exp/violet:
Design alu, start of the top module:
module alu (
    input               i_clk,
    input               i_rst_n,
    input               i_valid,
    input signed [11:0] i_data_a,
    input signed [11:0] i_data_b,
    input        [2:0]  i_inst,
    output              o_valid,
    output       [11:0] o_data,
    output              o_overflow
);
clock: 9.36 ns
lec_check: 0
cap_margin: 20
cell_pad_in_sites_detail_placement: 0
cell_pad_in_sites_global_placement: 0
core_margin: 2
core_utilization: 33
cts_cluster_diameter: 219
cts_cluster_size: 100
gpl_routability_driven: 1
gpl_timing_driven: 1
max_routing_layer: met5
setup_slack_margin: -0.46
slew_margin: 20
run.sh (not shown) runs the stock make flow with config.mk's settings and CLKGATE_MAP_FILE=.
The flow completed for exp/violet, but it is not clean: the layout still shows setup timing.
The inputs of exp/cedar differ from those of exp/violet as listed below.
--- a/flow/config.mk
+++ b/flow/config.mk
@@ -9,11 +9,12 @@
 export CELL_PAD_IN_SITES_DETAIL_PLACEMENT = 0
 export CELL_PAD_IN_SITES_GLOBAL_PLACEMENT = 0
+export CORE_ASPECT_RATIO = 0.98
 export CORE_MARGIN = 2
-export CORE_UTILIZATION = 33
-export CTS_CLUSTER_DIAMETER = 219
-export CTS_CLUSTER_SIZE = 100
+export CORE_UTILIZATION = 65
+export CTS_CLUSTER_DIAMETER = 29
 export GPL_ROUTABILITY_DRIVEN = 1
 export GPL_TIMING_DRIVEN = 1
 export MAX_ROUTING_LAYER = met5
-export SETUP_SLACK_MARGIN = -0.46
+export PLACE_DENSITY = 0.61
+export SETUP_SLACK_MARGIN = -0.3
 export SLEW_MARGIN = 20
==> flow/constraint.sdc <==
create_clock -name core_clock -period 3.63 [get_ports {i_clk}]
set_input_delay 0.7260 -clock core_clock [delete_from_list [all_inputs] [get_ports {i_clk}]]
set_output_delay 0.7260 -clock core_clock [all_outputs]
set_load 0.01 [all_outputs]
--- outcome ---
- For exp/cedar, the flow was terminated by a tool error in 5_1_grt and produced no final design.
- Of exp/cedar and exp/violet, the run reporting the higher site row count was exp/violet.
- Comparing exp/cedar against exp/violet, there is no change at all in total clock buffers created by CTS.
- Higher number of gates resized after cts goes to exp/cedar over exp/violet.
- Relative to exp/violet, the chip height measured on exp/cedar has decreased by more than a quarter.
- As of exp/cedar, die area had fallen by more than a quarter compared to exp/violet.
- The higher number of post-CTS setup repair buffers came out of exp/cedar.
- exp/cedar — number of cells in the design after placement about 6% lower, exp/violet as reference
- Reported for exp/cedar and exp/violet, I/O pin count turned out identical to the last digit.
--- input diff exp/cedar..exp/onyx ---
--- a/flow/config.mk
+++ b/flow/config.mk
@@ -6,15 +6,18 @@
 export NUM_CORES = 4
 export LEC_CHECK = 0
+export ABC_AREA = 1
 export CAP_MARGIN = 20
 export CELL_PAD_IN_SITES_DETAIL_PLACEMENT = 0
 export CELL_PAD_IN_SITES_GLOBAL_PLACEMENT = 0
-export CORE_ASPECT_RATIO = 0.98
 export CORE_MARGIN = 2
-export CORE_UTILIZATION = 65
-export CTS_CLUSTER_DIAMETER = 29
+export CORE_UTILIZATION = 72
+export CTS_CLUSTER_DIAMETER = 226
+export CTS_CLUSTER_SIZE = 42
 export GPL_ROUTABILITY_DRIVEN = 1
 export GPL_TIMING_DRIVEN = 1
+export HOLD_SLACK_MARGIN = 0.07
 export MAX_ROUTING_LAYER = met5
-export PLACE_DENSITY = 0.61
+export PLACE_DENSITY_LB_ADDON = 0.19
 export SETUP_SLACK_MARGIN = -0.3
 export SLEW_MARGIN = 20
+export TNS_END_PERCENT = 35
==> flow/constraint.sdc <==
create_clock -name core_clock -period 9.36 [get_ports {i_clk}]
set_input_delay 1.8720 -clock core_clock [delete_from_list [all_inputs] [get_ports {i_clk}]]
set_output_delay 1.8720 -clock core_clock [all_outputs]
set_load 0.01 [all_outputs]
Findings:
Nothing crashed in exp/onyx and all stages finished; the problem is that the final layout failed, the offending checks being setup timing.
Compared with exp/cedar, exp/onyx shows width of the die that has gone down by a few percent.
Looking at area fraction in compound gates, exp/onyx sits 5.4 points below exp/cedar.
Comparing exp/onyx and exp/cedar, core utilization at floorplan is higher on exp/onyx.

---

The RTL this note starts from:
==> flow/design.v <==
module alu (
    input               i_clk,
    input               i_rst_n,
    input               i_valid,
    input signed [11:0] i_data_a,
    input signed [11:0] i_data_b,
    input        [2:0]  i_inst,
    output              o_valid,
    output       [11:0] o_data,
    output              o_overflow
);
reg  [11:0] o_data_w, o_data_r;
reg         o_valid_w, o_valid_r;
reg         o_overflow_w, o_overflow_r;
reg  [19:0] data_old;
reg         overflow_old;
wire [12:0] data_add, data_sub, data_mean;
wire [23:0] data_mul;
wire [19:0] data_mul_round;
wire [20:0] data_mac;
wire [11:0] data_a_abs, data_b_abs;
assign o_valid = o_valid_r;
assign o_data = o_data_r;
assign o_overflow = o_overflow_r;
assign data_add = {i_data_a[11], i_data_a} + {i_data_b[11], i_data_b};
assign data_sub = {i_data_a[11], i_data_a} - {i_data_b[11], i_data_b};
assign data_mul = {{12{i_data_a[11]}}, i_data_a} * {{12{i_data_b[11]}}, i_data_b};
assign data_mul_round = {data_mul[23], data_mul[23:5]} + {19'd0, data_mul[4]};
assign data_mac = {data_mul_round[19], data_mul_round} + {data_old[19], data_old};
assign data_mean = data_add >> 1;
assign data_a_abs = i_data_a[11]? ~(i_data_a)+12'd1: i_data_a;
assign data_b_abs = i_data_b[11]? ~(i_data_b)+12'd1: i_data_b;
always@(*) begin
  o_data_w = 12'd0;
  o_valid_w = i_valid;
  o_overflow_w = 1'b0;
  case(i_inst)
    3'b000: begin  
      o_overflow_w = ^data_add[12:11];
      o_data_w = data_add[11:0];
    end
    3'b001: begin  
      o_overflow_w = ^data_sub[12:11];
      o_data_w = data_sub[11:0];
    end
    3'b010: begin  
      o_data_w = data_mul_round[11:0];
      o_overflow_w = ~(data_mul_round[19:11] == 9'b1_1111_1111 | data_mul_round[19:11] == 9'b0_0000_0000);
    end
    3'b011: begin  
      o_data_w = data_mac[11:0]; 
      o_overflow_w = ~(data_mac[20:11] == 10'b11_1111_1111 | data_mac[20:11] == 10'b00_0000_0000) | overflow_old;
    end
    3'b100: begin  
      o_data_w = ~(i_data_a ^ i_data_b);
    end
    3'b101: begin  
      o_data_w = ~i_data_a[11]? i_data_a: 12'd0;
    end
    3'b110: begin  
      o_data_w = data_mean[11:0];
    end
    3'b111: begin  
      o_data_w = (data_a_abs >= data_b_abs)? data_a_abs: data_b_abs;
    end
  endcase
end
always@(posedge i_clk or negedge i_rst_n) begin
  if(~i_rst_n) begin
    o_data_r <= 12'd0;
    o_overflow_r <= 1'b0;
    o_valid_r <= 1'b0;
  end 
  else begin
    o_data_r <= o_data_w;
    o_overflow_r <= o_overflow_w;
    o_valid_r <= o_valid_w;
  end
end
always@(posedge i_clk or negedge i_rst_n) begin
  if(~i_rst_n) begin
    data_old <= 20'd0;
    overflow_old <= 1'b0;
  end
  else if(i_valid) begin
    if(i_inst == 3'b011)begin
      data_old <= {{8{o_data_w[11]}}, o_data_w};
      overflow_old <= o_overflow_w;
    end
    else begin
      data_old <= 20'd0;
      overflow_old <= 1'b0;
    end
  end
end
endmodule
clock: 8.0 ns
lec_check: 0
abc_area: 1
cap_margin: 20
cell_pad_in_sites_detail_placement: 0
cell_pad_in_sites_global_placement: 0
core_margin: 2
core_utilization: 72
cts_cluster_diameter: 226
cts_cluster_size: 42
gpl_routability_driven: 1
gpl_timing_driven: 1
hold_slack_margin: 0.07
max_routing_layer: met4
place_density_lb_addon: 0.19
setup_slack_margin: -0.3
slew_margin: 40
tns_end_percent: 35
The starting point did not get past global routing, error GRT-0116.
==> next run, changes <==
ABC_AREA = not set   (was 1)
CORE_UTILIZATION = 71   (was 72)
CTS_CLUSTER_DIAMETER = 219   (was 226)
HOLD_SLACK_MARGIN = not set   (was 0.07)
MAX_ROUTING_LAYER = met5   (was met4)
PLACE_DENSITY_LB_ADDON = 0.24   (was 0.19)
clock period = 9.36 ns   (was 8.0 ns; I/O delays follow)
Now the flow reached the layout checks and failed them: negative setup slack.
Synthesized cell count went down by 23%.
Synthesized area falls by about 7.5%.
Die area falls by 6.0%.
==> next run, changes <==
CELL_PAD_IN_SITES_DETAIL_PLACEMENT = 1   (was 0)
CORE_UTILIZATION = 40   (was 71)
CTS_CLUSTER_SIZE = not set   (was 42)
PLACE_DENSITY_LB_ADDON = not set   (was 0.24)
SLEW_MARGIN = 20   (was 40)
TNS_END_PERCENT = not set   (was 35)
The new run completed, yet does not pass: negative setup slack. Area after synthesis does not change. Die size increases by well over a third. Cell area increases slightly. Maximum frequency increases by a few percent. Critical path depth increases by 6. Routed wire length decreases by roughly a tenth. Core utilization decreases by 39 points. Register-to-register slack improves by 0.17 ns. Worst hold slack degrades by 0.0069 ns.
==> next run, changes <==
CELL_PAD_IN_SITES_DETAIL_PLACEMENT = 0   (was 1)
CORE_UTILIZATION = 72   (was 40)
CTS_CLUSTER_DIAMETER = 28   (was 219)
CTS_CLUSTER_SIZE = 42   (was not set)
PLACE_DENSITY_LB_ADDON = 0.19   (was not set)
TNS_END_PERCENT = 35   (was not set)
The new run completed, yet does not pass: negative setup slack.
Final cell count shrinks by a little under a tenth.
Utilization goes up by 40 points.
Non-clock buffer count shrinks by 8.
Setup slack is worse by 0.55 ns.
Global-route usage is higher by 22 points.
Cell area fell by a few percent.
Via count climbs by about a fifth.
Die area falls by well over a third.
Maximum frequency drops by a few percent.
Sequential share of layout area climbs by 0.13 points.
==> next run, changes <==
CORE_UTILIZATION = 54   (was 72)
CTS_CLUSTER_DIAMETER = 219   (was 28)
CTS_CLUSTER_SIZE = 100   (was 42)
PLACE_DENSITY_LB_ADDON = not set   (was 0.19)
TNS_END_PERCENT = not set   (was 35)
Result:
- The changed run produced a layout that fails on negative setup slack
- global-route usage drops by 17 points
- via count went down by 19%
- first-iteration DRC count went down by 72%
